== run A ==
==> flow/design.v (excerpt) <==
module ALU_TOP #(parameter width = 16)(
    input [width - 1:0] A,
    input [width - 1:0] B,
    input [3:0] ALU_FUN,
    input clk,rst,
    output  [width - 1:0] Arith_OUT,
    output  Carry_OUT,
    output  Arith_Flag,
    output  [width - 1:0] Logic_OUT,
    output  Logic_Flag,
    output  [width - 1:0] CMP_OUT,
    output  CMP_Flag,
    output  [width - 1:0] Shift_OUT,
    output  Shift_Flag
    );
Size: ~2100 cells after synthesis.
Settings: LEC_CHECK=0, CAP_MARGIN=5, CELL_PAD_IN_SITES_GLOBAL_PLACEMENT=0, CORE_MARGIN=2, CORE_UTILIZATION=55, CTS_CLUSTER_DIAMETER=267, CTS_CLUSTER_SIZE=100, PLACE_DENSITY=0.91, SLEW_MARGIN=20, TNS_END_PERCENT=30; clock period 57.9 ns.
run.sh (not shown) runs the stock make flow with config.mk's settings and CLKGATE_MAP_FILE=.
The flow did not stop early for run A: all stages ran, and the layout cleared the timing, DRC and antenna checks.
Edits applied to the flow inputs when going from run A to run B:
Settings: PLACE_DENSITY: 0.91 -> unset; CTS_CLUSTER_SIZE: 100 -> unset; CTS_CLUSTER_DIAMETER: 267 -> 344; MIN_ROUTING_LAYER: unset -> met2; GPL_ROUTABILITY_DRIVEN: unset -> 0; TNS_END_PERCENT: 30 -> 80; PLACE_DENSITY_LB_ADDON: unset -> 0.14; GPL_TIMING_DRIVEN: unset -> 0; CELL_PAD_IN_SITES_DETAIL_PLACEMENT: unset -> 1; CAP_MARGIN: 5 -> 25; SETUP_SLACK_MARGIN: unset -> -2.0; SLEW_MARGIN: 20 -> 10.
Findings:
As far as count of state elements after synthesis goes, run A and run B are indistinguishable; the numbers are identical.
Reported for run A and run B, width of the die turned out identical to the last digit.
Run B: GRT-0116 in global routing (5_1_grt) -> run aborted
Per the comparison of run B with run A, post-place setup slack went down by 4.25 ns, die area did not really move, number of cell instances after yosys synthesis held steady.
Changes in run C relative to run B:
Settings: a deleted GPL_ROUTABILITY_DRIVEN that had been 0; a change of CTS_CLUSTER_DIAMETER from 344 to 273; a change of CAP_MARGIN from 25 to 40; a deleted GPL_TIMING_DRIVEN that had been 0; a change of TNS_END_PERCENT from 80 to 30; a deleted MIN_ROUTING_LAYER that had been met2; a deleted SETUP_SLACK_MARGIN that had been -2.0; a deleted CELL_PAD_IN_SITES_DETAIL_PLACEMENT that had been 1; an added CTS_CLUSTER_SIZE of 100; a change of SLEW_MARGIN from 10 to 20.
==> results <==
Reported for run B and run C, depth of the CTS H-tree turned out identical to the last digit. [compare] base=run B new=run C: port buffer count up 1, pre-CTS worst setup slack saw an increase. ~same post-synthesis sequential area ratio in run B and run C. Of run B and run C, only run B fails to finish with a clean layout. Relative to run B, half-perimeter wire length after detailed placement decreased by 23% in run C. On core area, run B and run C are neck and neck.
Input-level comparison between run D and run C:
Settings: CAP_MARGIN changed from 40 to 20; CELL_PAD_IN_SITES_GLOBAL_PLACEMENT removed (was 0); TNS_END_PERCENT removed (was 30); CTS_CLUSTER_SIZE removed (was 100); PLACE_DENSITY_LB_ADDON removed (was 0.14); CORE_UTILIZATION changed from 55 to 20; CTS_CLUSTER_DIAMETER removed (was 273); the clock period (ns, I/O delays scaled along) changed from 57.9 to 32.5.
[summary]
- Run D finished end to end and its layout was clean on timing, DRC and antenna.
- | final period utilization | run D vs run C | 22 points higher |
- Summary of the comparison: met1 global-route usage is lower in run D, relative to run C.
- Delta (run D minus run C): portion of total power attributed to combinational logic rose 1.0 points; placed wire-length estimate after detailed placement went up 11%; count of inverters other than clock inverters in the layout saw little to no change.
Inputs modified between run D and run E:
Settings: CORE_UTILIZATION: 20 -> 59; the clock period (ns, I/O delays scaled along): 32.5 -> 18.1.
==> results <==
| run E | all stages done | FAIL | negative setup slack |. Compared with run D, run E shows hold slack lower by 2.89 ns. Compared with run D, placement density in the core of run E is higher. Re global-route usage: run E is 35 points up on run D. In the metrics for run D and run E, the one carrying the higher post-CTS setup buffer count is run E. Relative to run D, share of the final layout cell area in multi-input gates has gone down in run E. In run E, setup total negative slack is lower than in run D. Run D → run E: clock distribution area overhead in the final layout about even, setup slack after layout fell 13.32 ns. What run E reported for number of placed instances with taps included has to be multiplied by 1.12 to get the figure for run D.
diff inputs: run E => run F
Settings: ABC_AREA: unset -> 1; CTS_CLUSTER_SIZE: unset -> 72; CTS_CLUSTER_DIAMETER: unset -> 212; CORE_UTILIZATION: 59 -> 72; PLACE_DENSITY: unset -> 0.37; the clock period (ns, I/O delays scaled along): 18.1 -> 16.8.
==> comparison <==
Summary of run F over run E: synthesis area per yosys lost 0.69%; synthesized instance count went up by 14%.
Run F vs run E: synthesized area down slightly
Run F: simple-gate area share of the yosys netlist is 3.8 points higher than what run E reported.
Cmp run E and run F / HPWL after detailed placement / lower: run E
Seen in the log of run F: DPL-0038 during clock tree synthesis (4_1_cts), after which the run never completed.
The count of library flops with an enable pin was comparable across run E and run F.
Diff run E -> run F: share of the yosys chip area belonging to registers comparable, horizontal die dimension -about 10%.
Power and IR drop assume default switching activity.
